==> flow/design.v <==
module apb_slave (
  input  logic        PCLK,
  input  logic        PRESETn,
  input  logic [31:0] PADDR,
  input  logic        PSEL,
  input  logic        PENABLE,
  input  logic        PWRITE,
  input  logic [31:0] PWDATA,
  output logic [31:0] PRDATA,
  output logic        PREADY,
  output logic        PSLVERR
);
  logic [15:0] [31:0] registers;
  logic [3:0] addr_index;
  logic       addr_valid;
  assign addr_index = PADDR[5:2];
  assign addr_valid = (PADDR[31:6] == 0);
  typedef enum logic [1:0] {
    IDLE,
    SETUP,
    ACCESS
  } apb_state_t;
  apb_state_t current_state, next_state;
  always_ff @(posedge PCLK or negedge PRESETn) begin
    if (!PRESETn) begin
      current_state <= IDLE;
    end else begin
      current_state <= next_state;
    end
  end
  always_comb begin
    case (current_state)
      IDLE: begin
        if (PSEL && !PENABLE)
          next_state = SETUP;
        else
          next_state = IDLE;
      end
      SETUP: begin
        if (PSEL && PENABLE)
          next_state = ACCESS;
        else
          next_state = IDLE;
      end
      ACCESS: begin
        if (PSEL && !PENABLE)
          next_state = SETUP;
        else
          next_state = IDLE;
      end
      default:
        next_state = IDLE;
    endcase
  end
  always_ff @(posedge PCLK or negedge PRESETn) begin
    if (!PRESETn) begin
      for (int i = 0; i < 16; i++)
        registers[i] <= 32'h0;
      PRDATA <= 32'h0;
      PREADY <= 1'b1;   
      PSLVERR <= 1'b0;  
    end
    else begin
      PREADY <= (next_state != SETUP);
      PSLVERR <= 1'b0;
      if (current_state == SETUP && PSEL && PENABLE) begin
        if (!addr_valid) begin
          PSLVERR <= 1'b1;
        end
        else if (!PWRITE) begin
          PRDATA <= registers[addr_index];
        end
      end
      if (current_state == ACCESS && PSEL && PENABLE && addr_valid && PWRITE) begin
        registers[addr_index] <= PWDATA;
      end
    end
  end
endmodule
==> flow/run.sh <==
#!/bin/bash
# the make line also repeats each setting of config.mk as NAME=value (left out here)
make -C /OpenROAD-flow-scripts/flow DESIGN_CONFIG=/design/flow/config.mk WORK_HOME=/design/flow/orfs CLKGATE_MAP_FILE= finish
==> flow/config.mk <==
export PLATFORM = sky130hd
export DESIGN_NAME = apb_slave
export DESIGN_NICKNAME = apb_slave
export VERILOG_FILES = /design/flow/design.v
export SDC_FILE = /design/flow/constraint.sdc
export NUM_CORES = 4
export LEC_CHECK = 0
export ABC_AREA = 1
export CAP_MARGIN = 20
export CORE_MARGIN = 2
export CORE_UTILIZATION = 72
export CTS_CLUSTER_DIAMETER = 397
export CTS_CLUSTER_SIZE = 10
export SETUP_SLACK_MARGIN = 0.44
export SLEW_MARGIN = 20
==> flow/constraint.sdc <==
create_clock -name core_clock -period 1.5 [get_ports {PCLK}]
set_input_delay 0.3000 -clock core_clock [delete_from_list [all_inputs] [get_ports {PCLK}]]
set_output_delay 0.3000 -clock core_clock [all_outputs]
set_load 0.01 [all_outputs]
==> results.json, run 1 <==
{
  "r2r_slack_ns": -0.51,
  "use_met2": 0.776,
  "area_leaders": "dfrtp_1 (46%), nand2_1 (28%), nand3_1 (9.5%)",
  "worst-path-buf-inv": 6,
  "max_freq_ghz": 0.493,
  "cts_buffer_depth": 3,
  "crit_type": "in2reg",
  "required_ns": 2.08,
  "r2r-end": "registers[141]",
  "final_area_sq_um": 36200,
  "synth_cell_type_count": 24,
  "cts_max_level": 2,
  "postSynthSeqShare": 0.465,
  "period_minus_slack_ns": 2.03,
  "place.gp.congestion": 0.944,
  "drc": 0,
  "cp_cell_sequence": "clkdlybuf4s50_1 -> nor2_1 -> nand2_1 -> nor2_1 -> nand4_1 -> buf_4 -> nor2_4 -> buf_12 -> inv_6 -> nor2_4 -> buf_6 -> clkbuf_16 -> nand2_1 -> nand2_1",
  "reg2reg_depth": 12,
  "switching_share": 0.277,
  "cp_max_fo": 7,
  "nets": 4523,
  "top_cell": "nand2_1",
  "ys_async_sr_fraction": 1.00,
  "topCombFamilyByArea": "simple AND/OR/NAND/NOR gates",
  "critPathArrivalTime_ns": 2.61,
  "avgSynthCellArea_sq_um": 6.88,
  "use_met1": 0.651,
  "hpwl_um": 67300,
  "grt_pass1_wl_um": 173000,
  "timing.final.ws_setup_ns": -0.527,
  "power.leakage_nw": 18.8,
  "drtIter0Drc": 7017,
  "slew_viol_final": 0,
  "p_per_area_nw_per_um2": 889,
  "grt_overflow_total": 0,
  "yosys_area_sq_um": 29600,
  "comb_cell_power_w": 0.00418,
  "synthAoiAreaFrac": 0.0224,
  "synth_top_area_share": 0.463,
  "finish.utilization": 0.892,
  "xor_area_frac": 0.000550,
  "avgViaCountPerCell": 6.89,
  "core_area_sq_um": 40600,
  "root_buffer": "clkbuf_16",
  "p_int_w": 0.0233,
  "top_power_group": "registers",
  "so_faults": "setup timing",
  "cp.depth": 14,
  "synthAdderAreaFrac": 0.000846,
  "vdd.ir_drop.worst_mv": 0.955,
  "use_met3": 0.210,
  "combPwrFrac": 0.130,
  "r2r_start": "current_state[1]",
  "power_frac_seq": 0.460,
  "slowest_delay_ns": 0.42,
  "clock_latency_ns": 0.65,
  "powerClk_w": 0.0132,
  "yosys_warnings": 1,
  "synth_nets": 4369,
  "place_ws_ns": -1.00,
  "crit_path_top_delay_cell": "clkdlybuf4s50_1",
  "pg_seq_w": 0.0148,
  "antenna_found_initial": 7,
  "synth_cells": 4298,
  "cts_made_buffers": 60,
  "edf_count": 0,
  "hold_path_class": "in2async",
  "status": "finished with violations",
  "crit_end": "registers[141]",
  "grt_usage": 0.534,
  "crit_start": "PADDR[7]",
  "max-slew-margin-rel": 0.537,
  "largest_area_cell": "dfrtp_1",
  "grt_max_degree": 86,
  "synth_flop_count": 549,
  "warnings": 33,
  "combGateArea_sq_um": 14800,
  "final-hold-violation-count": 0,
  "tightestPinTransition_ns": 0.689,
  "p_clk_frac": 0.410,
  "die_x_um": 207,
  "yosys-top-cells-count": "nand2_1 (2188), nand3_1 (560), dfrtp_1 (547), clkbuf_1 (185), nand4_1 (165)",
  "ys_cells": 4298,
  "endpoint_kind": "register",
  "holdWs_ns": 0.134,
  "fill_cells": 2018,
  "final.period_utilization": 1.35,
  "flop_cell": "dfrtp_1",
  "rows": 74,
  "cpMostUsedCell": "nand2_1",
  "switching_power_w": 0.00892,
  "ios": 103,
  "skew_ns": 0.0125,
  "grt_pass1_vias": 31900,
  "dieArea_sq_um": 42700,
  "ant_nets": 0,
  "routedWlPerCell_um": 24.0,
  "vias": 34500,
  "dpl-instance-area_sq_um": 33500,
  "numClockSinks": 549,
  "drt-pass1-iter-count": 13,
  "synth.area.mux_share": 0,
  "yosys.area_share.simple": 0.454,
  "area_growth_pct": 22.6,
  "finalSetupViolCount": 557,
  "rsz0062_at_grt": "true",
  "cp-start-kind": "input pin",
  "cp_top_family": "buffers and inverters",
  "die_h_um": 207,
  "clk_pin_slew_ns": 0.06,
  "top_usage_layer": "met2",
  "seqCellArea_sq_um": 13700,
  "fp_util": 0.728,
  "port_buffers": 100,
  "totalWireLength_um": 120000,
  "cap_violations": 0,
  "cts_tree": "yes",
  "netlist_area_sq_um": 29600
}
[through the flow]
step / power, W / setup TNS (ns) / instances
3_3_place_gp: 0.0189 / -408.37 / 4886
4_1_cts: 0.0317 / -132.06 / 4977
6_report: 0.0322 / -192.35 / 5000
5_1_grt: 0.0327 / -220.50 / 4999
3_5_place_dp: 0.0189 / -458.15 / 4886
2_1_floorplan: 0.0170 / -209.51 / 4298
[area by class of cell]
cell class,instances,area share
clock inverters,2,0.000483
well taps,532,0.0184
diodes,3,0.000207
inverters,47,0.00570
clock buffers,73,0.0434
flip-flops and latches,549,0.379
repair buffers,442,0.145
multi-input cells,3352,0.408
[routing by layer]
layer,wire [um],part of all wire,vias to the layer above
li1,-,-,14100
met4,11700,0.097,10
met1,37700,0.31,15500
met2,49500,0.41,3673
met5,59,0.00049,-
met3,21200,0.18,1179
[timing repair]
action,in CTS,in global routing
buffers inserted,12,9
gates resized,150,155
gates cloned,3,11
pin swaps,4,28
endpoints found under the hold margin,440,0
endpoints found under the setup margin,578,584
hold buffers,1,0
==> inputs of run 2 (changes only) <==
- ABC_AREA: 1 -> default
- CAP_MARGIN: 20 -> 10
- CELL_PAD_IN_SITES_GLOBAL_PLACEMENT: default -> 0
- CORE_ASPECT_RATIO: default -> 1.87
- CORE_UTILIZATION: 72 -> 57
- CTS_CLUSTER_DIAMETER: 397 -> default
- CTS_CLUSTER_SIZE: 10 -> default
- GPL_ROUTABILITY_DRIVEN: default -> 0
- GPL_TIMING_DRIVEN: default -> 1
- MAX_ROUTING_LAYER: default -> met4
- MIN_ROUTING_LAYER: default -> met2
- PLACE_DENSITY: default -> 0.84
- SETUP_SLACK_MARGIN: 0.44 -> default
- TNS_END_PERCENT: default -> 80
- clock period: 1.5 -> 5.12 ns (I/O delays scaled with it)
==> run 2 against run 1 <==
Against the previous run: the run now finishes clean; hold slack better by 0.35 ns; first-iteration DRC count down 56%; critical path depth down 6; area after synthesis down 17%; sequential cell count unchanged; power down 74%; cell area down 24%; synthesized cell count down 65%; sequential share of layout area up 12 points; final cell count down 57%.
==> results.json, run 2 <==
{
  "ys_cells": 1518,
  "yosys.area_share.simple": 0.0201,
  "hold_path_class": "in2async",
  "crit_path_top_delay_cell": "nand2_4",
  "status": "finished clean",
  "grt_max_degree": 113,
  "fp_util": 0.580,
  "worst-path-buf-inv": 2,
  "final.period_utilization": 0.736,
  "totalWireLength_um": 57700,
  "max-slew-margin-rel": 0.363,
  "synthAoiAreaFrac": 0.0202,
  "drc": 0,
  "crit_start": "PADDR[2]",
  "cts_buffer_depth": 3,
  "slew_viol_final": 0,
  "area_growth_pct": 12.6,
  "switching_power_w": 0.00192,
  "pg_seq_w": 0.00433,
  "p_per_area_nw_per_um2": 307,
  "cap_violations": 0,
  "clk_pin_slew_ns": 0.07,
  "rsz0062_at_grt": "false",
  "dieArea_sq_um": 44700,
  "fill_cells": 2878,
  "combPwrFrac": 0.043,
  "vdd.ir_drop.worst_mv": 0.313,
  "die_x_um": 156,
  "flop_cell": "dfrtp_1",
  "yosys_warnings": 1,
  "cp.depth": 8,
  "holdWs_ns": 0.488,
  "port_buffers": 100,
  "clock_latency_ns": 0.59,
  "grt_overflow_total": 0,
  "cp_max_fo": 43,
  "xor_area_frac": 0.000357,
  "synth.area.mux_share": 0.370,
  "drtIter0Drc": 3061,
  "routedWlPerCell_um": 27.0,
  "top_power_group": "registers",
  "crit_type": "in2reg",
  "avgViaCountPerCell": 8.61,
  "skew_ns": 0.0143,
  "drt-pass1-iter-count": 10,
  "hold_buffers": 0,
  "warnings": 40,
  "synth_flop_count": 549,
  "cts_made_buffers": 47,
  "topCombFamilyByArea": "multiplexers",
  "cts_tree": "yes",
  "netlist_area_sq_um": 24500,
  "switching_share": 0.227,
  "synth_nets": 1589,
  "edf_count": 0,
  "critPathArrivalTime_ns": 4.23,
  "top_cell": "dfrtp_1",
  "endpoint_kind": "register",
  "timing.setup.tns_ns": 0,
  "comb_cell_power_w": 0.000364,
  "avgSynthCellArea_sq_um": 16.1,
  "postSynthSeqShare": 0.561,
  "power_frac_seq": 0.512,
  "max_freq_ghz": 0.265,
  "final-hold-violation-count": 0,
  "cp_cell_sequence": "clkbuf_8 -> inv_1 -> ha_1 -> or3b_1 -> or4b_4 -> nor4_4 -> nand2_4 -> mux2_1",
  "synth_cells": 1518,
  "powerClk_w": 0.00377,
  "crit_end": "registers[511]",
  "reg2reg_depth": 5,
  "grt_pass1_vias": 21400,
  "timing.final.ws_setup_ns": 1.35,
  "grt_pass1_wl_um": 90000,
  "ctsResizeCount": 0,
  "p_clk_frac": 0.445,
  "largest_area_cell": "dfrtp_1",
  "required_ns": 5.58,
  "power.leakage_nw": 13.7,
  "ant_nets": 0,
  "antenna_found_initial": 0,
  "synthAdderAreaFrac": 0.00102,
  "slowest_delay_ns": 0.56,
  "period_minus_slack_ns": 3.77,
  "nets": 1644,
  "r2r_start": "current_state[1]",
  "tightestPinTransition_ns": 0.956,
  "die_h_um": 288,
  "hpwl_um": 31800,
  "yosys_area_sq_um": 24500,
  "root_buffer": "clkbuf_16",
  "ys_async_sr_fraction": 1.00,
  "place_ws_ns": 0.800,
  "p_int_w": 0.00655,
  "post_cts_buffers": 0,
  "r2r-end": "registers[511]",
  "yosys-top-cells-count": "dfrtp_1 (547), mux2_2 (464), mux4_2 (128), clkbuf_1 (71), mux2_1 (66)",
  "core_area_sq_um": 42300,
  "vias": 18400,
  "grt_usage": 0.402,
  "r2r_slack_ns": 2.34,
  "cp_top_family": "simple AND/OR/NAND/NOR gates",
  "rows": 103,
  "numClockSinks": 549,
  "area_leaders": "dfrtp_1 (56%), mux2_2 (21%), mux4_2 (12%)",
  "synth_top_area_share": 0.559,
  "cts_max_level": 2,
  "finalSetupViolCount": 0,
  "ios": 103,
  "cp-start-kind": "input pin",
  "synth_cell_type_count": 38
}
## run 2: through the flow
| stage | utilization | area, sq um | cells | total power [W] |
|---|---|---|---|---|
| final | 0.653 | 27600 | 2137 | 0.00847 |
| after global placement | 0.614 | 26000 | 2048 | 0.00476 |
| after CTS | 0.652 | 27600 | 2134 | 0.00846 |
| after floorplan | - | 24500 | 1518 | 0.00456 |
| after detailed placement | 0.614 | 26000 | 2048 | 0.00477 |
| after global routing | 0.653 | 27600 | 2135 | 0.00869 |
## run 2: layer usage
metal,part of all wire,GRT usage,up-vias
met3,0.35,0.443,556
met5,0,-,-
met2,0.56,0.518,5471
met1,0,-,6650
li1,-,-,5713
met4,0.090,0.0986,0
## run 2: layout make-up
cell class / instances / area [sq um] / area share
antenna: 2 / 5.00 / 0.000181
clock buffer: 71 / 1410 / 0.0511
clock inverter: 15 / 188 / 0.00680
inverter: 6 / 22.5 / 0.000816
multi-input combinational: 832 / 10100 / 0.368
sequential: 549 / 13700 / 0.498
tap: 525 / 657 / 0.0238
timing repair buffer: 137 / 1420 / 0.0516
==> inputs of run 3 (changes only) <==
- CAP_MARGIN: 10 -> 20
- CELL_PAD_IN_SITES_GLOBAL_PLACEMENT: 0 -> 1
- CORE_ASPECT_RATIO: 1.87 -> 1.43
- CORE_UTILIZATION: 57 -> 40
- GPL_ROUTABILITY_DRIVEN: 0 -> default
- GPL_TIMING_DRIVEN: 1 -> 0
- HOLD_SLACK_MARGIN: default -> 0.26
- MAX_ROUTING_LAYER: met4 -> default
- PLACE_DENSITY: 0.84 -> default
- TNS_END_PERCENT: 80 -> default
- clock period: 5.12 -> 5.0 ns (I/O delays scaled with it)
==> run 3 against run 2 <==
Against the previous run: critical path depth increased by 2; largest power group unchanged; via count increased by 1.3%; cell area increased by 3.3%; count of clock-buffer cells in the layout increased by 11; register-to-register slack got worse by 0.34 ns; non-clock buffer count increased by 100; still clean on timing, DRC and antenna; critical path type unchanged; critical endpoint is now registers[290]; final cell count increased by 17%; setup slack got worse by 1.0 ns; combinational power increased by 16%.
==> results.json, run 3 <==
{
  "pg_seq_w": 0.00444,
  "rows": 108,
  "largest_area_cell": "dfrtp_1",
  "synth_flop_count": 549,
  "r2r_slack_ns": 2.00,
  "max_freq_ghz": 0.213,
  "cap_violations": 0,
  "cts_max_level": 2,
  "p_int_w": 0.00702,
  "drc": 0,
  "ios": 103,
  "area_growth_pct": 16.3,
  "timing.final.ws_setup_ns": 0.305,
  "critPathArrivalTime_ns": 5.19,
  "synth_cell_type_count": 38,
  "synthAoiAreaFrac": 0.0202,
  "r2r_start": "current_state[1]",
  "max-slew-margin-rel": 0.202,
  "period_minus_slack_ns": 4.70,
  "top_power_group": "registers",
  "power.leakage_nw": 14.0,
  "r2r-end": "registers[290]",
  "synth.area.mux_share": 0.370,
  "reg2reg_depth": 6,
  "cp-start-kind": "input pin",
  "flop_cell": "dfrtp_1",
  "slowest_delay_ns": 0.59,
  "warnings": 28,
  "post_cts_buffers": 0,
  "yosys_warnings": 1,
  "antenna_found_initial": 0,
  "p_per_area_nw_per_um2": 321,
  "ctsResizeCount": 0,
  "finish.utilization": 0.470,
  "cp_cell_sequence": "clkbuf_1 -> clkbuf_1 -> clkbuf_2 -> inv_1 -> ha_1 -> nor3b_1 -> nor4b_2 -> nand2_1 -> buf_1 -> mux2_2",
  "place_ws_ns": -0.390,
  "timing.setup.tns_ns": 0,
  "rsz0062_at_grt": "false",
  "top_cell": "dfrtp_1",
  "netlist_area_sq_um": 24500,
  "xor_area_frac": 0.000357,
  "p_clk_frac": 0.468,
  "cts_made_buffers": 55,
  "required_ns": 5.49,
  "port_buffers": 98,
  "yosys.area_share.simple": 0.0201,
  "slew_viol_final": 0,
  "place.gp.congestion": 0.824,
  "synth_cells": 1518,
  "root_buffer": "clkbuf_16",
  "cts_buffer_depth": 3,
  "drt-pass1-iter-count": 8,
  "power_frac_seq": 0.486,
  "cts_tree": "yes",
  "topCombFamilyByArea": "multiplexers",
  "cp.depth": 10,
  "die_x_um": 211,
  "cp_top_family": "buffers and inverters",
  "hold_buffers": 0,
  "numClockSinks": 549,
  "ant_nets": 0,
  "hpwl_um": 42800,
  "status": "finished clean",
  "ys_async_sr_fraction": 1.00,
  "grt_overflow_total": 0,
  "switching_share": 0.232,
  "clk_pin_slew_ns": 0.06,
  "final.period_utilization": 0.939,
  "grt_max_degree": 93,
  "cpMostUsedCell": "clkbuf_1",
  "postSynthSeqShare": 0.561,
  "avgViaCountPerCell": 7.47,
  "vdd.ir_drop.worst_mv": 0.266,
  "crit_path_top_delay_cell": "buf_1",
  "die_h_um": 300,
  "grt_pass1_wl_um": 100000,
  "final-hold-violation-count": 0,
  "avgSynthCellArea_sq_um": 16.1,
  "dieArea_sq_um": 63300,
  "hold_path_class": "in2async",
  "synth_nets": 1589,
  "synthAdderAreaFrac": 0.00102,
  "core_area_sq_um": 60700,
  "skew_ns": 0.0170,
  "nets": 1752,
  "crit_start": "PADDR[3]",
  "comb_cell_power_w": 0.000423,
  "area_leaders": "dfrtp_1 (56%), mux2_2 (21%), mux4_2 (12%)",
  "fp_util": 0.404,
  "grt_pass1_vias": 22000,
  "synth_top_area_share": 0.559,
  "edf_count": 0,
  "crit_type": "in2reg",
  "switching_power_w": 0.00212,
  "tightestPinTransition_ns": 1.20,
  "totalWireLength_um": 67200,
  "finalSetupViolCount": 0,
  "crit_end": "registers[290]",
  "vias": 18600,
  "endpoint_kind": "register",
  "worst-path-buf-inv": 5,
  "yosys-top-cells-count": "dfrtp_1 (547), mux2_2 (464), mux4_2 (128), clkbuf_1 (71), mux2_1 (66)",
  "clock_latency_ns": 0.62,
  "combPwrFrac": 0.046,
  "drtIter0Drc": 2186,
  "routedWlPerCell_um": 26.9,
  "cp_max_fo": 10,
  "ys_cells": 1518,
  "grt_usage": 0.318,
  "yosys_area_sq_um": 24500,
  "powerClk_w": 0.00428
}
==> run 3: layout make-up <==
type | count | area (sq um)
fill | 5330 | 32200
clock buffer | 82 | 1640
clock inverter | 15 | 184
inverter | 6 | 22.5
sequential | 549 | 13700
multi-input combinational | 832 | 10100
tap | 770 | 963
timing repair buffer | 106 | 1170
antenna | 4 | 10.0
buffer | 131 | 664
==> run 3: metal layers <==
layer | track usage | vias to the layer above | part of all wire | wire, um
met5 | 0.0330 | - | 0.0031 | 207
met4 | 0.0560 | 8 | 0.056 | 3740
met3 | 0.404 | 338 | 0.39 | 26200
met2 | 0.405 | 5525 | 0.55 | 37100
met1 | - | 6838 | 0 | 0
li1 | - | 5929 | - | -
==> run 3: stage by stage <==
step / hold slack (ns) / power [W] / cell area (sq um) / instances
3_3_place_gp: 0.464 / 0.00493 / 26400 / 2386
4_1_cts: 0.436 / 0.00919 / 28500 / 2491
5_1_grt: 0.477 / 0.00945 / 28500 / 2491
2_1_floorplan: 0.453 / 0.00467 / 24500 / 1518
3_5_place_dp: 0.476 / 0.00494 / 26600 / 2394
6_report: 0.392 / 0.00914 / 28500 / 2495
==> inputs of run 4 (changes only) <==
- CELL_PAD_IN_SITES_DETAIL_PLACEMENT: default -> 0
- CELL_PAD_IN_SITES_GLOBAL_PLACEMENT: 1 -> default
- CORE_ASPECT_RATIO: 1.43 -> default
- CORE_UTILIZATION: 40 -> 30
- GPL_TIMING_DRIVEN: 0 -> 1
- HOLD_SLACK_MARGIN: 0.26 -> default
- MAX_ROUTING_LAYER: default -> met4
- MIN_ROUTING_LAYER: met2 -> default
- PLACE_DENSITY_LB_ADDON: default -> 0.03
- clock period: 5.0 -> 2.57 ns (I/O delays scaled with it)
==> run 4 against run 3 <==
Against the previous run: still clean on timing, DRC and antenna; critical path depth shrank 1; cell area grew 4.5%; non-clock buffer count shrank 25; first-iteration DRC count shrank 68%; die size grew 33%; clock power grew 110%; power grew 100%; area after synthesis is the same; combinational power grew 100%; final cell count grew 11%; synthesized cell count is the same.
==> results.json, run 4 <==
{
  "status": "finished clean",
  "ant_nets": 0,
  "ys_cells": 1518,
  "area_growth_pct": 21.5,
  "grt_pass1_vias": 15200,
  "cp.depth": 9,
  "die_h_um": 290,
  "ys_async_sr_fraction": 1.00,
  "crit_start": "PADDR[5]",
  "core_area_sq_um": 80700,
  "port_buffers": 100,
  "power.leakage_nw": 14.5,
  "yosys.area_share.simple": 0.0201,
  "synth_flop_count": 549,
  "cap_violations": 0,
  "top_power_group": "the clock network",
  "synthAoiAreaFrac": 0.0202,
  "final-hold-violation-count": 0,
  "powerClk_w": 0.00920,
  "numClockSinks": 549,
  "switching_power_w": 0.00428,
  "comb_cell_power_w": 0.000846,
  "root_buffer": "clkbuf_16",
  "drc": 0,
  "ios": 103,
  "fp_util": 0.304,
  "endpoint_kind": "register",
  "place_ws_ns": -0.563,
  "p_int_w": 0.0144,
  "grt_max_degree": 109,
  "synth_cells": 1518,
  "clk_pin_slew_ns": 0.05,
  "grt_pass1_wl_um": 106000,
  "edf_count": 0,
  "grt_usage": 0.174,
  "r2r_start": "current_state[1]",
  "dp_cells": 2657,
  "largest_area_cell": "dfrtp_1",
  "place.gp.congestion": 0.733,
  "xor_area_frac": 0.000357,
  "period_minus_slack_ns": 2.43,
  "cts_buffer_depth": 3,
  "die_x_um": 290,
  "synth.area.mux_share": 0.370,
  "cpMostUsedCell": "buf_4",
  "synth_nets": 1589,
  "avgViaCountPerCell": 5.02,
  "drtIter0Drc": 709,
  "top_cell": "dfrtp_1",
  "grt_overflow_total": 0,
  "antenna_found_initial": 1,
  "slew_viol_final": 0,
  "clock_latency_ns": 0.59,
  "finalSetupViolCount": 0,
  "timing.final.ws_setup_ns": 0.137,
  "flop_cell": "dfrtp_1",
  "r2r_slack_ns": 0.28,
  "final.period_utilization": 0.947,
  "hold_path_class": "in2async",
  "required_ns": 3.04,
  "r2r-end": "registers[511]",
  "area_leaders": "dfrtp_1 (56%), mux2_2 (21%), mux4_2 (12%)",
  "hpwl_um": 42100,
  "cp_max_fo": 8,
  "cp_top_family": "buffers and inverters",
  "switching_share": 0.229,
  "p_per_area_nw_per_um2": 628,
  "worst-path-buf-inv": 4,
  "p_clk_frac": 0.492,
  "rows": 104,
  "cts_max_level": 3,
  "skew_ns": 0.0186,
  "postSynthSeqShare": 0.561,
  "synth_cell_type_count": 38,
  "slowest_delay_ns": 0.53,
  "cp-start-kind": "input pin",
  "synth_top_area_share": 0.559,
  "reg2reg_depth": 7,
  "avgSynthCellArea_sq_um": 16.1,
  "warnings": 31,
  "power_frac_seq": 0.463,
  "vias": 13900,
  "yosys-top-cells-count": "dfrtp_1 (547), mux2_2 (464), mux4_2 (128), clkbuf_1 (71), mux2_1 (66)",
  "netlist_area_sq_um": 24500,
  "cts_made_buffers": 68,
  "nets": 1740,
  "routedWlPerCell_um": 25.1,
  "crit_type": "in2reg",
  "yosys_area_sq_um": 24500,
  "synthAdderAreaFrac": 0.00102,
  "combPwrFrac": 0.045,
  "vdd.ir_drop.worst_mv": 0.368,
  "crit_end": "registers[511]",
  "cts_tree": "yes",
  "cp_cell_sequence": "clkdlybuf4s50_1 -> inv_1 -> ha_1 -> or4b_4 -> nor4_4 -> buf_4 -> nand2_4 -> buf_4 -> mux2_4",
  "max_freq_ghz": 0.411,
  "drt-pass1-iter-count": 5,
  "crit_path_top_delay_cell": "or4b_4",
  "critPathArrivalTime_ns": 2.90,
  "tightestPinTransition_ns": 0.753,
  "pg_seq_w": 0.00865,
  "fill_cells": 7652,
  "max-slew-margin-rel": 0.498,
  "topCombFamilyByArea": "multiplexers",
  "dieArea_sq_um": 84000,
  "totalWireLength_um": 69800,
  "rsz0062_at_grt": "false",
  "yosys_warnings": 1,
  "layoutNonFillerInstCount": 2776
}
==> run 4: metrics by stage <==
step / hold slack, ns / power (W) / setup TNS [ns] / area (sq um) / util
detailed placement: 0.396 / 0.00968 / -208.14 / 27600 / 0.342
CTS: 0.348 / 0.0191 / 0 / 29700 / 0.369
global route: 0.376 / 0.0195 / 0 / 29800 / 0.369
floorplan: 0.218 / 0.00910 / -56.29 / 24600 / -
finish: 0.379 / 0.0187 / 0 / 29800 / 0.369
global placement: 0.395 / 0.00967 / -209.16 / 27600 / 0.342
==> run 4: per-layer routing <==
metal,global-route usage,part of all wire,vias to the layer above
met1,0.251,0.49,7639
met5,-,0,-
li1,-,-,5996
met4,0.0408,0.014,0
met3,0.0238,0.034,67
met2,0.262,0.46,225
==> run 4: timing repair <==
action / in CTS / in global routing
setup endpoints to repair: 0 / 106
hold buffers: 1 / 0
buffers inserted: 0 / 1
gates resized: 0 / 3
endpoints found under the hold margin: 12 / 0
==> run 4: layout make-up <==
cell class                 count  area (sq um)  share of cell area
timing repair buffer         212          2360              0.0794
sequential                   549         13700               0.461
clock inverter                 6          33.8             0.00113
clock buffer                 110          2070              0.0696
multi-input combinational    832         10200               0.343
tap                         1060          1330              0.0445
inverter                       6          25.0            0.000840
antenna                        1          2.50           0.0000840
==> inputs of run 5 (changes only) <==
- CAP_MARGIN: 20 -> 10
- CELL_PAD_IN_SITES_DETAIL_PLACEMENT: 0 -> default
- CELL_PAD_IN_SITES_GLOBAL_PLACEMENT: default -> 1
- CORE_UTILIZATION: 30 -> 70
- CTS_CLUSTER_DIAMETER: default -> 395
- GPL_ROUTABILITY_DRIVEN: default -> 0
- HOLD_SLACK_MARGIN: default -> -0.1
- MIN_ROUTING_LAYER: default -> met1
- PLACE_DENSITY_LB_ADDON: 0.03 -> 0.06
- SETUP_SLACK_MARGIN: default -> -0.11
- TNS_END_PERCENT: default -> 80
- clock period: 2.57 -> 1.38 ns (I/O delays scaled with it)
==> run 5 against run 4 <==
Against the previous run: now fails the layout checks on setup timing; sequential share of layout area fell by 2.3 points; power rose by 78%; first-iteration DRC count rose by 150%; setup slack got worse by 1.3 ns; non-clock buffer count rose by 123; die size fell by 57%; synthesized cell count did not move; cell area rose by 5.3%; combinational power rose by 120%; via count rose by 21%; critical endpoint is now registers[188].
==> results.json, run 5 <==
{
  "numClockSinks": 549,
  "fill_cells": 1162,
  "drtIter0Drc": 1768,
  "grt_pass1_wl_um": 111000,
  "warnings": 32,
  "top_power_group": "registers",
  "slowest_delay_ns": 0.35,
  "grt_pass1_vias": 17500,
  "postSynthSeqShare": 0.561,
  "largest_area_cell": "dfrtp_1",
  "rsz0062_at_grt": "true",
  "synth_top_area_share": 0.559,
  "max-slew-margin-rel": 0.467,
  "topCombFamilyByArea": "multiplexers",
  "totalWireLength_um": 82200,
  "ys_async_sr_fraction": 1.00,
  "endpoint_kind": "register",
  "die_h_um": 191,
  "dieArea_sq_um": 36500,
  "dpl-instance-area_sq_um": 27600,
  "slew_viol_final": 0,
  "layoutNonFillerInstCount": 2275,
  "vdd.ir_drop.worst_mv": 1.41,
  "yosys.area_share.simple": 0.0201,
  "edf_count": 0,
  "use_met1": 0.564,
  "combGateArea_sq_um": 10900,
  "cpMostUsedCell": "buf_6",
  "r2r_slack_ns": -1.11,
  "fp_util": 0.709,
  "xor_area_frac": 0.000357,
  "cp.depth": 9,
  "comb_cell_power_w": 0.00186,
  "holdWs_ns": 0.159,
  "avgViaCountPerCell": 7.38,
  "ys_cells": 1518,
  "ios": 103,
  "cp_cell_sequence": "nand4_1 -> buf_4 -> nor3b_4 -> nor4b_4 -> buf_6 -> buf_6 -> nand2_8 -> clkbuf_16 -> mux2_2",
  "cap_violations": 0,
  "max_freq_ghz": 0.401,
  "powerClk_w": 0.0154,
  "synth_cells": 1518,
  "r2r_start": "current_state[1]",
  "final-hold-violation-count": 0,
  "dp_cells": 2111,
  "reg2reg_depth": 9,
  "synth_cell_type_count": 38,
  "port_buffers": 100,
  "switching_power_w": 0.00774,
  "rows": 68,
  "grt_usage": 0.439,
  "top_cell": "dfrtp_1",
  "synthAoiAreaFrac": 0.0202,
  "grt_overflow_total": 0,
  "top_usage_layer": "met2",
  "area_leaders": "dfrtp_1 (56%), mux2_2 (21%), mux4_2 (12%)",
  "p_clk_frac": 0.461,
  "power_frac_seq": 0.483,
  "finalSetupViolCount": 578,
  "nets": 1849,
  "crit_end": "registers[188]",
  "skew_ns": 0.0247,
  "status": "finished with violations",
  "timing.final.ws_setup_ns": -1.11,
  "pg_seq_w": 0.0161,
  "p_int_w": 0.0256,
  "root_buffer": "clkbuf_16",
  "combPwrFrac": 0.056,
  "cts_tree": "yes",
  "avgSynthCellArea_sq_um": 16.1,
  "critPathArrivalTime_ns": 2.98,
  "cp-start-kind": "register",
  "crit_start": "current_state[1]",
  "core_area_sq_um": 34500,
  "cp_max_fo": 9,
  "routedWlPerCell_um": 36.1,
  "synth_flop_count": 549,
  "netlist_area_sq_um": 24500,
  "area_growth_pct": 27.9,
  "cts_max_level": 2,
  "use_met2": 0.657,
  "required_ns": 1.86,
  "power.leakage_nw": 15.7,
  "cts_made_buffers": 54,
  "period_minus_slack_ns": 2.49,
  "synth_nets": 1589,
  "flop_cell": "dfrtp_1",
  "crit_type": "reg2reg",
  "yosys_warnings": 1,
  "tightestPinTransition_ns": 0.798,
  "final_area_sq_um": 31400,
  "antenna_found_initial": 1,
  "drc": 0,
  "switching_share": 0.232,
  "clock_latency_ns": 0.61,
  "yosys_area_sq_um": 24500,
  "seqCellArea_sq_um": 13700,
  "hpwl_um": 36500,
  "yosys-top-cells-count": "dfrtp_1 (547), mux2_2 (464), mux4_2 (128), clkbuf_1 (71), mux2_1 (66)",
  "use_met3": 0.108,
  "cts_buffer_depth": 3,
  "crit_path_top_delay_cell": "dfrtp_1",
  "ant_nets": 0,
  "grt_max_degree": 72,
  "synthAdderAreaFrac": 0.00102,
  "clk_pin_slew_ns": 0.07,
  "p_per_area_nw_per_um2": 1060,
  "die_x_um": 191,
  "hold_path_class": "in2async",
  "r2r-end": "registers[188]",
  "worst-path-buf-inv": 4,
  "drt-pass1-iter-count": 5,
  "vias": 16800,
  "so_faults": "setup timing",
  "final.period_utilization": 1.81,
  "cp_top_family": "simple AND/OR/NAND/NOR gates",
  "finish.utilization": 0.908,
  "synth.area.mux_share": 0.370
}
## run 5: metrics by stage
| step | worst slack [ns] | total power, W | setup TNS (ns) |
|---|---|---|---|
| floorplan | -1.39 | 0.0170 | -540.25 |
| global placement | -1.41 | 0.0181 | -673.75 |
| detailed placement | -1.40 | 0.0181 | -663.17 |
| CTS | -0.816 | 0.0328 | -369.32 |
| global route | -1.13 | 0.0340 | -500.93 |
| finish | -1.11 | 0.0333 | -478.86 |
## run 5: cell type report
| class | count | area share |
|---|---|---|
| Timing Repair Buffer | 335 | 0.138 |
| Antenna cell | 1 | 0.0000798 |
| Inverter | 6 | 0.000798 |
| Sequential cell | 549 | 0.438 |
| Multi-Input combinational cell | 832 | 0.348 |
| Tap cell | 455 | 0.0182 |
| Clock buffer | 81 | 0.0515 |
| Clock inverter | 16 | 0.00587 |
## run 5: layer usage
metal,routed length (um),vias up
met5,0,-
met4,5610,0
met3,9000,403
met2,37800,1427
met1,29800,8759
li1,-,6198
## run 5: what timing repair did
item / in CTS / in global routing
gates cloned: 24 / 12
hold endpoints to repair: 214 / 0
gates resized: 179 / 92
setup endpoints to repair: 578 / 578
hold buffers: 1 / 0
setup buffers: 42 / 6
pin swaps: 14 / 4
==> inputs of run 6 (changes only) <==
- CAP_MARGIN: 10 -> 20
- CELL_PAD_IN_SITES_GLOBAL_PLACEMENT: 1 -> default
- CORE_UTILIZATION: 70 -> 66
- CTS_CLUSTER_DIAMETER: 395 -> default
- GPL_ROUTABILITY_DRIVEN: 0 -> default
- GPL_TIMING_DRIVEN: 1 -> default
- HOLD_SLACK_MARGIN: -0.1 -> default
- MAX_ROUTING_LAYER: met4 -> default
- MIN_ROUTING_LAYER: met1 -> default
- PLACE_DENSITY_LB_ADDON: 0.06 -> default
- SETUP_SLACK_MARGIN: -0.11 -> 0.78
- TNS_END_PERCENT: 80 -> default
- clock period: 1.38 -> 3.31 ns (I/O delays scaled with it)
==> run 6 against run 5 <==
Against the previous run: now clean on timing, DRC and antenna; sequential share of layout area is 4.7 points higher; largest power group unchanged; hold slack worse by 0.081 ns; via count fell by 18%.
==> results.json, run 6 <==
{
  "status": "finished clean",
  "cp.depth": 8,
  "yosys_warnings": 1,
  "rsz0062_at_grt": "true",
  "cp_max_fo": 16,
  "switching_share": 0.220,
  "synth.area.mux_share": 0.370,
  "period_minus_slack_ns": 2.56,
  "cts_buffer_depth": 3,
  "top_cell": "dfrtp_1",
  "ios": 103,
  "timing.setup.tns_ns": 0,
  "slew_viol_final": 0,
  "drtIter0Drc": 880,
  "power.leakage_nw": 14.1,
  "hpwl_um": 31000,
  "area_leaders": "dfrtp_1 (56%), mux2_2 (21%), mux4_2 (12%)",
  "vdd.ir_drop.worst_mv": 0.446,
  "cp_top_family": "simple AND/OR/NAND/NOR gates",
  "cts_max_level": 2,
  "max-slew-margin-rel": 0.222,
  "core_area_sq_um": 36600,
  "hold_path_class": "in2async",
  "avgSynthCellArea_sq_um": 16.1,
  "synth_cell_type_count": 38,
  "xor_area_frac": 0.000357,
  "antenna_found_initial": 0,
  "netlist_area_sq_um": 24500,
  "final.period_utilization": 0.775,
  "grt_usage": 0.299,
  "ys_cells": 1518,
  "worst-path-buf-inv": 3,
  "p_per_area_nw_per_um2": 468,
  "dieArea_sq_um": 38700,
  "layoutNonFillerInstCount": 2114,
  "synth_nets": 1589,
  "grt_pass1_wl_um": 87200,
  "finalSetupViolCount": 0,
  "grt_overflow_total": 0,
  "edf_count": 0,
  "root_buffer": "clkbuf_16",
  "pg_seq_w": 0.00671,
  "warnings": 33,
  "tightestPinTransition_ns": 1.17,
  "timing.final.ws_setup_ns": 0.746,
  "postSynthSeqShare": 0.561,
  "crit_type": "in2reg",
  "die_x_um": 197,
  "dp_cells": 2013,
  "finish.utilization": 0.773,
  "clk_pin_slew_ns": 0.06,
  "routedWlPerCell_um": 26.3,
  "synthAdderAreaFrac": 0.00102,
  "synth_flop_count": 549,
  "top_power_group": "registers",
  "combPwrFrac": 0.043,
  "max_freq_ghz": 0.390,
  "endpoint_kind": "register",
  "rows": 70,
  "fill_cells": 2199,
  "largest_area_cell": "dfrtp_1",
  "required_ns": 3.79,
  "area_growth_pct": 15.5,
  "critPathArrivalTime_ns": 3.05,
  "drc": 0,
  "slowest_delay_ns": 0.53,
  "powerClk_w": 0.00597,
  "grt_max_degree": 100,
  "power_frac_seq": 0.507,
  "ant_nets": 0,
  "drt-pass1-iter-count": 5,
  "port_buffers": 100,
  "diodes": 0,
  "r2r_start": "current_state[1]",
  "synthAoiAreaFrac": 0.0202,
  "ys_async_sr_fraction": 1.00,
  "cp_cell_sequence": "clkdlybuf4s50_1 -> nand4_1 -> buf_4 -> nor2_2 -> nand4bb_4 -> or4_4 -> clkbuf_16 -> mux2_1",
  "fp_util": 0.669,
  "flop_cell": "dfrtp_1",
  "clock_latency_ns": 0.61,
  "cap_violations": 0,
  "comb_cell_power_w": 0.000571,
  "yosys_area_sq_um": 24500,
  "place.gp.congestion": 0.799,
  "yosys.area_share.simple": 0.0201,
  "totalWireLength_um": 55700,
  "crit_start": "PSEL",
  "r2r_slack_ns": 0.99,
  "crit_path_top_delay_cell": "clkdlybuf4s50_1",
  "place_ws_ns": 0.0427,
  "vias": 13800,
  "avgViaCountPerCell": 6.54,
  "p_int_w": 0.0103,
  "nets": 1677,
  "cp-start-kind": "input pin",
  "reg2reg_depth": 7,
  "topCombFamilyByArea": "multiplexers",
  "switching_power_w": 0.00292,
  "p_clk_frac": 0.450,
  "yosys-top-cells-count": "dfrtp_1 (547), mux2_2 (464), mux4_2 (128), clkbuf_1 (71), mux2_1 (66)",
  "synth_top_area_share": 0.559,
  "numClockSinks": 549,
  "skew_ns": 0.0145,
  "r2r-end": "registers[138]",
  "crit_end": "registers[138]",
  "hold_buffers": 0,
  "synth_cells": 1518,
  "cts_made_buffers": 54,
  "die_h_um": 197,
  "cts_tree": "yes",
  "holdWs_ns": 0.0774,
  "grt_pass1_vias": 14900,
  "final-hold-violation-count": 0
}
[run 6: final cells by class]
class / instances / area [sq um] / area share
clock buffers: 90 / 1680 / 0.0593
clock inverters: 6 / 62.6 / 0.00221
inverters: 6 / 25.0 / 0.000884
multi-input cells: 832 / 10300 / 0.363
flip-flops and latches: 549 / 13700 / 0.486
well taps: 468 / 586 / 0.0207
repair buffers: 163 / 1930 / 0.0683
[run 6: timing repair]
item,4_1_cts,5_1_grt
buffers inserted,0,3
pin swaps,0,3
cloned,0,2
endpoints found under the setup margin,80,197
gates resized,7,10
[run 6: per-layer routing]
layer	wire length, um	global-route usage
met3	3010	0.0539
met5	0	0
met2	27100	0.481
met1	24500	0.433
met4	1070	0.0727
[run 6: per-stage QoR]
stage / cell area [sq um] / total power (W)
finish: 28300 / 0.0132
global route: 28300 / 0.0137
CTS: 28200 / 0.0134
detailed placement: 26400 / 0.00741
global placement: 26400 / 0.00740
floorplan: 24800 / 0.00707
==> inputs of run 7 (changes only) <==
- CELL_PAD_IN_SITES_DETAIL_PLACEMENT: default -> 2
- CELL_PAD_IN_SITES_GLOBAL_PLACEMENT: default -> 0
- CORE_UTILIZATION: 66 -> 72
- MAX_ROUTING_LAYER: default -> met4
- SETUP_SLACK_MARGIN: 0.78 -> 0.15
- clock period: 3.31 -> 2.23 ns (I/O delays scaled with it)
==> run 7 against run 6 <==
Against the previous run: the flow now stops in detailed placement; area after synthesis is the same; synthesized cell count did not move; die size fell by 8.2%.
==> results.json, run 7 <==
{
  "status": "stopped before the end",
  "stop_stage": "detailed placement",
  "error": "[ERROR DPL-0033] detailed placement checks failed during check placement.",
  "netlist_area_sq_um": 24500,
  "topCombFamilyByArea": "multiplexers",
  "place.gp.congestion": 0.832,
  "synthAoiAreaFrac": 0.0202,
  "largest_area_cell": "dfrtp_1",
  "synth_cells": 1518,
  "avgSynthCellArea_sq_um": 16.1,
  "synth_nets": 1589,
  "ys_cells": 1518,
  "xor_area_frac": 0.000357,
  "ys_async_sr_fraction": 1.00,
  "die_h_um": 188,
  "fp_util": 0.731,
  "yosys.area_share.simple": 0.0201,
  "yosys-top-cells-count": "dfrtp_1 (547), mux2_2 (464), mux4_2 (128), clkbuf_1 (71), mux2_1 (66)",
  "synthAdderAreaFrac": 0.00102,
  "die_x_um": 188,
  "yosys_area_sq_um": 24500,
  "rows": 67,
  "synth_flop_count": 549,
  "core_area_sq_um": 33500,
  "synth_top_area_share": 0.559,
  "postSynthSeqShare": 0.561,
  "area_leaders": "dfrtp_1 (56%), mux2_2 (21%), mux4_2 (12%)",
  "edf_count": 0,
  "dieArea_sq_um": 35500,
  "ios": 103,
  "port_buffers": 100,
  "synth_cell_type_count": 38,
  "flop_cell": "dfrtp_1",
  "top_cell": "dfrtp_1",
  "synth.area.mux_share": 0.370,
  "yosys_warnings": 1
}
run 7: metrics by stage:
step | hold WS [ns] | power, W | setup WS (ns) | instance area, sq um
after global placement | 0.411 | 0.0111 | -0.776 | 26900
after floorplan | 0.150 | 0.0105 | -0.709 | 24900
==> inputs of run 8 (changes only) <==
- CELL_PAD_IN_SITES_DETAIL_PLACEMENT: 2 -> default
- CELL_PAD_IN_SITES_GLOBAL_PLACEMENT: 0 -> default
- CORE_UTILIZATION: 72 -> 40
- MAX_ROUTING_LAYER: met4 -> default
- SETUP_SLACK_MARGIN: 0.15 -> default
- clock period: 2.23 -> 5.0 ns (I/O delays scaled with it)
==> run 8 against run 7 <==
Against the previous run: synthesized cell count did not move; die size grew 78%; now clean on timing, DRC and antenna; area after synthesis unchanged.
==> results.json, run 8 <==
{
  "synth_flop_count": 549,
  "topCombFamilyByArea": "multiplexers",
  "r2r_start": "current_state[1]",
  "place.gp.congestion": 0.700,
  "crit_type": "in2reg",
  "clock_latency_ns": 0.63,
  "worst-path-buf-inv": 1,
  "yosys_area_sq_um": 24500,
  "final-hold-violation-count": 0,
  "timing.final.ws_setup_ns": 1.25,
  "antenna_found_initial": 2,
  "port_buffers": 100,
  "clk_pin_slew_ns": 0.07,
  "slew_viol_final": 0,
  "crit_start": "PADDR[4]",
  "skew_ns": 0.0250,
  "area_growth_pct": 16.3,
  "pg_seq_w": 0.00444,
  "switching_share": 0.216,
  "cp-start-kind": "input pin",
  "postSynthSeqShare": 0.561,
  "synthAdderAreaFrac": 0.00102,
  "timing.setup.tns_ns": 0,
  "required_ns": 5.49,
  "endpoint_kind": "register",
  "synthAoiAreaFrac": 0.0202,
  "r2r-end": "registers[392]",
  "totalWireLength_um": 58800,
  "ys_async_sr_fraction": 1.00,
  "numClockSinks": 549,
  "critPathArrivalTime_ns": 4.24,
  "drtIter0Drc": 920,
  "avgSynthCellArea_sq_um": 16.1,
  "cp_top_family": "simple AND/OR/NAND/NOR gates",
  "combPwrFrac": 0.038,
  "power.leakage_nw": 14.0,
  "cts_made_buffers": 59,
  "netlist_area_sq_um": 24500,
  "finish.utilization": 0.471,
  "synth.area.mux_share": 0.370,
  "comb_cell_power_w": 0.000366,
  "fp_util": 0.405,
  "p_int_w": 0.00750,
  "post_cts_buffers": 0,
  "drt-pass1-iter-count": 4,
  "flop_cell": "dfrtp_1",
  "cts_tree": "yes",
  "hpwl_um": 33500,
  "slowest_delay_ns": 0.79,
  "die_h_um": 252,
  "grt_pass1_wl_um": 91900,
  "top_power_group": "the clock network",
  "ios": 103,
  "rows": 90,
  "grt_usage": 0.192,
  "cts_max_level": 2,
  "cts_buffer_depth": 3,
  "warnings": 37,
  "avgViaCountPerCell": 5.62,
  "grt_pass1_vias": 14600,
  "area_leaders": "dfrtp_1 (56%), mux2_2 (21%), mux4_2 (12%)",
  "drc": 0,
  "status": "finished clean",
  "ctsResizeCount": 0,
  "synth_top_area_share": 0.559,
  "r2r_slack_ns": 2.09,
  "finalSetupViolCount": 0,
  "cap_violations": 0,
  "edf_count": 0,
  "tightestPinTransition_ns": 0.810,
  "die_x_um": 252,
  "grt_overflow_total": 0,
  "cp.depth": 7,
  "max-slew-margin-rel": 0.460,
  "max_freq_ghz": 0.267,
  "final.period_utilization": 0.749,
  "power_frac_seq": 0.464,
  "p_clk_frac": 0.498,
  "powerClk_w": 0.00476,
  "vias": 13600,
  "crit_end": "registers[511]",
  "cp_cell_sequence": "clkdlybuf4s50_1 -> nor3_1 -> ha_1 -> or4b_4 -> nor4_4 -> nand2_4 -> mux2_1",
  "grt_max_degree": 111,
  "nets": 1661,
  "synth_nets": 1589,
  "dieArea_sq_um": 63300,
  "xor_area_frac": 0.000357,
  "ant_nets": 0,
  "yosys.area_share.simple": 0.0201,
  "vdd.ir_drop.worst_mv": 0.274,
  "reg2reg_depth": 6,
  "top_cell": "dfrtp_1",
  "hold_buffers": 0,
  "place_ws_ns": 0.653,
  "synth_cell_type_count": 38,
  "rsz0062_at_grt": "false",
  "yosys_warnings": 1,
  "yosys-top-cells-count": "dfrtp_1 (547), mux2_2 (464), mux4_2 (128), clkbuf_1 (71), mux2_1 (66)",
  "cp_max_fo": 32,
  "period_minus_slack_ns": 3.75,
  "ys_cells": 1518,
  "root_buffer": "clkbuf_16",
  "largest_area_cell": "dfrtp_1",
  "hold_path_class": "in2async",
  "p_per_area_nw_per_um2": 336,
  "switching_power_w": 0.00207,
  "synth_cells": 1518,
  "crit_path_top_delay_cell": "clkdlybuf4s50_1",
  "routedWlPerCell_um": 24.3,
  "core_area_sq_um": 60500
}
run 8: metal layers:
layer	part of all wire	track usage
met1	0.47	0.274
met2	0.47	0.305
met3	0.037	0.0322
met4	0.024	0.0490
met5	0.00022	0
run 8: cell type report:
| type | count | area, sq um |
|---|---|---|
| antenna | 1 | 2.50 |
| clock buffer | 88 | 1810 |
| clock inverter | 23 | 345 |
| fill | 5179 | 32000 |
| inverter | 6 | 22.5 |
| multi-input combinational | 832 | 10100 |
| sequential | 549 | 13700 |
| tap | 782 | 978 |
| timing repair buffer | 142 | 1460 |
run 8: stage by stage:
| stage | total power, W | std cells | hold WS [ns] | area (sq um) |
|---|---|---|---|---|
| floorplan | 0.00467 | 1518 | 0.453 | 24500 |
| global placement | 0.00490 | 2311 | 0.465 | 26400 |
| detailed placement | 0.00490 | 2311 | 0.477 | 26400 |
| CTS | 0.00969 | 2422 | 0.350 | 28500 |
| global route | 0.00992 | 2422 | 0.363 | 28500 |
| finish | 0.00957 | 2423 | 0.341 | 28500 |
==> inputs of run 9 (changes only) <==
- ABC_AREA: default -> 1
- CORE_UTILIZATION: 40 -> 72
- PLACE_DENSITY: default -> 0.42
- clock period: 5.0 -> 5.93 ns (I/O delays scaled with it)
==> run 9 against run 8 <==
Against the previous run: combinational power is 120% higher; final cell count is 96% higher; largest power group is now registers; critical path depth is 3 higher; die size is 32% lower; hold slack better by 0.13 ns; routed wire length is 71% higher; non-clock buffer count is 21 higher; global-route usage is 29 points higher; synthesized cell count went up to 2.8 times the previous value; setup slack better by 0.16 ns.
==> results.json, run 9 <==
{
  "status": "finished clean",
  "drtIter0Drc": 4619,
  "min_to": "registers[10]",
  "routedWlPerCell_um": 21.2,
  "grt_usage": 0.477,
  "edf_count": 0,
  "p_int_w": 0.00596,
  "flop_cell": "dfrtp_1",
  "pg_seq_w": 0.00375,
  "hpwl_um": 53500,
  "netlist_area_sq_um": 29600,
  "crit_end": "registers[170]",
  "avgSynthCellArea_sq_um": 6.88,
  "largest_area_cell": "dfrtp_1",
  "dieArea_sq_um": 42700,
  "combPwrFrac": 0.100,
  "post_cts_buffers": 0,
  "numClockSinks": 549,
  "power_frac_seq": 0.461,
  "drt-pass1-iter-count": 6,
  "area_growth_pct": 9.11,
  "dpl-instance-area_sq_um": 30400,
  "synth_cells": 4298,
  "rsz0062_at_grt": "false",
  "place.gp.congestion": 0.861,
  "yosys.area_share.simple": 0.454,
  "timing.setup.tns_ns": 0,
  "wl_met2_um": 43900,
  "dr_wl_met3_um": 15000,
  "highest_layer": "met4",
  "r2r_slack_ns": 2.70,
  "synth_top_area_share": 0.463,
  "slowest_delay_ns": 0.89,
  "slew_viol_final": 0,
  "switching_power_w": 0.00217,
  "ys_cells": 4298,
  "crit_path_top_delay_cell": "ha_4",
  "die_x_um": 207,
  "vias": 30400,
  "cp.depth": 10,
  "p_total_w": 0.00813,
  "max_freq_ghz": 0.221,
  "reg2reg_depth": 9,
  "yosys_area_sq_um": 29600,
  "switching_share": 0.267,
  "drc": 0,
  "clk_pin_slew_ns": 0.06,
  "grt_pass1_vias": 28500,
  "core_area_sq_um": 40600,
  "vdd.ir_drop.worst_mv": 0.287,
  "r2r_start": "current_state[1]",
  "root_buffer": "clkbuf_16",
  "max-slew-margin-rel": 0.297,
  "final_area_sq_um": 32300,
  "yosys_warnings": 1,
  "area_leaders": "dfrtp_1 (46%), nand2_1 (28%), nand3_1 (9.5%)",
  "period_minus_slack_ns": 4.52,
  "cp_cell_sequence": "buf_2 -> nor3_1 -> ha_4 -> buf_4 -> nand3_2 -> buf_4 -> nand2_1 -> nand2_1 -> nand2_1 -> nand2_1",
  "cp_top_family": "buffers and inverters",
  "final-hold-violation-count": 0,
  "min_from": "registers[10]",
  "hold_buffers": 0,
  "synth_flop_count": 549,
  "fp_util": 0.728,
  "topCombFamilyByArea": "simple AND/OR/NAND/NOR gates",
  "top_power_group": "registers",
  "synth_nets": 4369,
  "m1WireLength_um": 35300,
  "critPathArrivalTime_ns": 5.02,
  "synthAdderAreaFrac": 0.000846,
  "synth_cell_type_count": 24,
  "cap_violations": 0,
  "nets": 4240,
  "grt_overflow_total": 0,
  "yosys-top-cells-count": "nand2_1 (2188), nand3_1 (560), dfrtp_1 (547), clkbuf_1 (185), nand4_1 (165)",
  "ctsResizeCount": 0,
  "top_cell": "nand2_1",
  "worst-path-buf-inv": 3,
  "totalWireLength_um": 101000,
  "endpoint_kind": "register",
  "p_clk_frac": 0.439,
  "rows": 74,
  "power.leakage_nw": 16.7,
  "skew_ns": 0.0171,
  "cpMostUsedCell": "nand2_1",
  "xor_area_frac": 0.000550,
  "cts_buffer_depth": 3,
  "timing.final.ws_setup_ns": 1.41,
  "r2r-end": "registers[484]",
  "powerClk_w": 0.00357,
  "antenna_found_initial": 3,
  "cts_tree": "yes",
  "synth.area.mux_share": 0,
  "avgViaCountPerCell": 6.40,
  "ys_async_sr_fraction": 1.00,
  "cts_made_buffers": 56,
  "cp_max_fo": 55,
  "p_per_area_nw_per_um2": 252,
  "die_h_um": 207,
  "final.period_utilization": 0.762,
  "clock_latency_ns": 0.62,
  "crit_start": "PADDR[4]",
  "crit_type": "in2reg",
  "hold_depth": 2,
  "grt_pass1_wl_um": 156000,
  "place_ws_ns": 1.06,
  "required_ns": 6.43,
  "comb_cell_power_w": 0.000811,
  "port_buffers": 100,
  "holdWs_ns": 0.471,
  "warnings": 39,
  "hold_path_class": "reg2reg",
  "finalSetupViolCount": 0,
  "cts_max_level": 2,
  "postSynthSeqShare": 0.465,
  "ios": 103,
  "grt_max_degree": 214,
  "ant_nets": 0,
  "synthAoiAreaFrac": 0.0224,
  "cp-start-kind": "input pin",
  "tightestPinTransition_ns": 1.06
}
[run 9: per-stage QoR]
stage / utilization / std cells
floorplan: - / 4298
global placement: 0.748 / 4642
detailed placement: 0.749 / 4643
CTS: 0.794 / 4745
global route: 0.794 / 4748
finish: 0.794 / 4749
[run 9: routing by layer]
layer / track usage / up-vias
li1: - / 13600
met1: 0.611 / 13900
met2: 0.713 / 2426
met3: 0.142 / 505
met4: 0.301 / 0
met5: 0 / -
[run 9: final cells by class]
class,instances,area [sq um]
multi-input cells,3352,14200
flip-flops and latches,549,13700
fillers,3030,8380
clock buffers,88,1660
repair buffers,163,1580
well taps,532,666
inverters,47,201
clock inverters,14,150
diodes,4,10.0
==> inputs of run 10 (changes only) <==
- ABC_AREA: 1 -> default
- CTS_CLUSTER_DIAMETER: default -> 29
- CTS_CLUSTER_SIZE: default -> 58
- PLACE_DENSITY: 0.42 -> default
- SETUP_SLACK_MARGIN: default -> 0.55
- clock period: 5.93 -> 2.12 ns (I/O delays scaled with it)
==> run 10 against run 9 <==
Against the previous run: the flow now stops in global routing; area after synthesis shrank 17%; die size shrank 17%; synthesized cell count shrank 65%.
==> results.json, run 10 <==
{
  "hpwl_um": 34600,
  "synth_top_area_share": 0.559,
  "ys_cells": 1518,
  "cts_buffer_depth": 3,
  "netlist_area_sq_um": 24500,
  "top_cell": "dfrtp_1",
  "synth.area.mux_share": 0.370,
  "edf_count": 0,
  "area_leaders": "dfrtp_1 (56%), mux2_2 (21%), mux4_2 (12%)",
  "cts_made_buffers": 104,
  "synth_cells": 1518,
  "dp_cells": 2043,
  "fp_util": 0.731,
  "die_x_um": 188,
  "ios": 103,
  "port_buffers": 100,
  "synth_flop_count": 549,
  "core_area_sq_um": 33500,
  "postSynthSeqShare": 0.561,
  "flop_cell": "dfrtp_1",
  "place.gp.congestion": 0.788,
  "yosys_warnings": 1,
  "topCombFamilyByArea": "multiplexers",
  "dpl-instance-area_sq_um": 26900,
  "numClockSinks": 549,
  "synthAdderAreaFrac": 0.00102,
  "die_h_um": 188,
  "xor_area_frac": 0.000357,
  "yosys_area_sq_um": 24500,
  "synth_cell_type_count": 38,
  "largest_area_cell": "dfrtp_1",
  "synth_nets": 1589,
  "rows": 67,
  "root_buffer": "clkbuf_16",
  "ys_async_sr_fraction": 1.00,
  "yosys-top-cells-count": "dfrtp_1 (547), mux2_2 (464), mux4_2 (128), clkbuf_1 (71), mux2_1 (66)",
  "dieArea_sq_um": 35500,
  "stop_stage": "global routing",
  "avgSynthCellArea_sq_um": 16.1,
  "status": "stopped before the end",
  "synthAoiAreaFrac": 0.0202,
  "cts_max_level": 3,
  "yosys.area_share.simple": 0.0201
}
## run 10: through the flow
stage	worst slack (ns)	util
2_1_floorplan	-0.797	-
3_3_place_gp	-0.848	0.800
3_5_place_dp	-0.898	0.801
4_1_cts	-0.150	0.940
## run 10: what timing repair did
item / in CTS
setup endpoints to repair: 578
hold endpoints to repair: 24
pin swaps: 14
cloned: 11
setup buffers: 18
hold buffers: 1
resized: 201
==> inputs of run 11 (changes only) <==
- CELL_PAD_IN_SITES_GLOBAL_PLACEMENT: default -> 2
- CORE_ASPECT_RATIO: default -> 1.43
- CORE_MARGIN: 2 -> 4
- CORE_UTILIZATION: 72 -> 57
- CTS_CLUSTER_DIAMETER: 29 -> 267
- CTS_CLUSTER_SIZE: 58 -> default
- GPL_ROUTABILITY_DRIVEN: default -> 0
- GPL_TIMING_DRIVEN: default -> 0
- HOLD_SLACK_MARGIN: default -> 0.26
- MAX_ROUTING_LAYER: default -> met4
- MIN_ROUTING_LAYER: default -> met1
- SETUP_SLACK_MARGIN: 0.55 -> default
- TNS_END_PERCENT: default -> 45
- clock period: 2.12 -> 5.0 ns (I/O delays scaled with it)
==> run 11 against run 10 <==
Against the previous run: the run now finishes clean; die size increased by 31%; area after synthesis unchanged; synthesized cell count unchanged.
==> results.json, run 11 <==
{
  "vias": 13900,
  "grt_overflow_total": 0,
  "reg2reg_depth": 6,
  "root_buffer": "clkbuf_16",
  "cts_made_buffers": 52,
  "routedWlPerCell_um": 26.8,
  "r2r_start": "current_state[1]",
  "yosys_warnings": 1,
  "core_area_sq_um": 42300,
  "powerClk_w": 0.00412,
  "yosys-top-cells-count": "dfrtp_1 (547), mux2_2 (464), mux4_2 (128), clkbuf_1 (71), mux2_1 (66)",
  "area_leaders": "dfrtp_1 (56%), mux2_2 (21%), mux4_2 (12%)",
  "fp_util": 0.579,
  "antenna_found_initial": 1,
  "pg_seq_w": 0.00444,
  "crit_type": "in2reg",
  "grt_usage": 0.274,
  "top_power_group": "registers",
  "hpwl_um": 39200,
  "period_minus_slack_ns": 4.58,
  "cp-start-kind": "input pin",
  "warnings": 32,
  "largest_area_cell": "dfrtp_1",
  "switching_share": 0.221,
  "flop_cell": "dfrtp_1",
  "crit_start": "PADDR[3]",
  "combPwrFrac": 0.044,
  "clk_pin_slew_ns": 0.06,
  "hold_buffers": 0,
  "hold_path_class": "in2async",
  "final-hold-violation-count": 0,
  "post_cts_buffers": 0,
  "r2r_slack_ns": 2.24,
  "cts_buffer_depth": 3,
  "area_growth_pct": 14.8,
  "synth_cell_type_count": 38,
  "crit_path_top_delay_cell": "clkbuf_1",
  "r2r-end": "registers[46]",
  "ant_nets": 0,
  "critPathArrivalTime_ns": 5.04,
  "cp_top_family": "buffers and inverters",
  "switching_power_w": 0.00198,
  "tightestPinTransition_ns": 1.20,
  "avgSynthCellArea_sq_um": 16.1,
  "nets": 1746,
  "p_int_w": 0.00697,
  "die_h_um": 256,
  "crit_end": "registers[46]",
  "cts_max_level": 2,
  "edf_count": 0,
  "required_ns": 5.46,
  "cp_max_fo": 10,
  "synth_cells": 1518,
  "synth.area.mux_share": 0.370,
  "ys_cells": 1518,
  "finalSetupViolCount": 0,
  "rows": 90,
  "numClockSinks": 549,
  "worst-path-buf-inv": 5,
  "slew_viol_final": 0,
  "clock_latency_ns": 0.59,
  "vdd.ir_drop.worst_mv": 0.351,
  "layoutNonFillerInstCount": 2271,
  "grt_pass1_wl_um": 93100,
  "die_x_um": 181,
  "drtIter0Drc": 865,
  "skew_ns": 0.0244,
  "drt-pass1-iter-count": 4,
  "drc": 0,
  "synthAoiAreaFrac": 0.0202,
  "slowest_delay_ns": 0.57,
  "ys_async_sr_fraction": 1.00,
  "power.leakage_nw": 14.0,
  "rsz0062_at_grt": "false",
  "timing.setup.tns_ns": 0,
  "p_clk_frac": 0.460,
  "ctsResizeCount": 0,
  "p_total_w": 0.00895,
  "cts_tree": "yes",
  "cpMostUsedCell": "clkbuf_1",
  "final.period_utilization": 0.917,
  "power_frac_seq": 0.496,
  "p_per_area_nw_per_um2": 318,
  "port_buffers": 98,
  "comb_cell_power_w": 0.000394,
  "status": "finished clean",
  "yosys.area_share.simple": 0.0201,
  "endpoint_kind": "register",
  "totalWireLength_um": 60800,
  "cp_cell_sequence": "clkbuf_1 -> clkbuf_1 -> clkbuf_1 -> inv_1 -> ha_1 -> nor3b_1 -> nor4b_2 -> nand2_1 -> buf_1 -> mux2_2",
  "grt_pass1_vias": 15000,
  "max-slew-margin-rel": 0.198,
  "synth_nets": 1589,
  "netlist_area_sq_um": 24500,
  "max_freq_ghz": 0.218,
  "synth_flop_count": 549,
  "grt_max_degree": 102,
  "dieArea_sq_um": 46400,
  "top_cell": "dfrtp_1",
  "synth_top_area_share": 0.559,
  "cp.depth": 10,
  "ios": 103,
  "postSynthSeqShare": 0.561,
  "avgViaCountPerCell": 6.11,
  "synthAdderAreaFrac": 0.00102,
  "yosys_area_sq_um": 24500,
  "topCombFamilyByArea": "multiplexers",
  "xor_area_frac": 0.000357,
  "cap_violations": 0,
  "dp_cells": 2173
}
==> run 11: stage by stage <==
| stage | hold slack (ns) | setup WS [ns] | util | cell area, sq um |
|---|---|---|---|---|
| floorplan | 0.453 | 1.12 | - | 24500 |
| global placement | 0.464 | -20.72 | 0.618 | 26200 |
| detailed placement | 0.480 | -0.205 | 0.622 | 26300 |
| CTS | 0.460 | 0.374 | 0.664 | 28100 |
| global route | 0.471 | 0.159 | 0.664 | 28100 |
| finish | 0.428 | 0.416 | 0.664 | 28100 |
==> run 11: metal layers <==
layer | share of wire | vias to the layer above | global-route usage
li1 | - | 5996 | -
met2 | 0.51 | 324 | 0.453
met1 | 0.41 | 7452 | 0.351
met3 | 0.044 | 110 | 0.0466
met5 | 0 | - | -
met4 | 0.032 | 0 | 0.0847
==> run 11: final cells by class <==
class | instances | area (sq um)
Fill cell | 3084 | 14200
Sequential cell | 549 | 13700
Multi-Input combinational cell | 832 | 10100
Clock buffer | 77 | 1560
Timing Repair Buffer | 103 | 1120
Tap cell | 552 | 691
Buffer | 131 | 654
Clock inverter | 20 | 235
Inverter | 6 | 22.5
Antenna cell | 1 | 2.50
Power figures rest on the tool's default switching activity, not on a simulated workload.
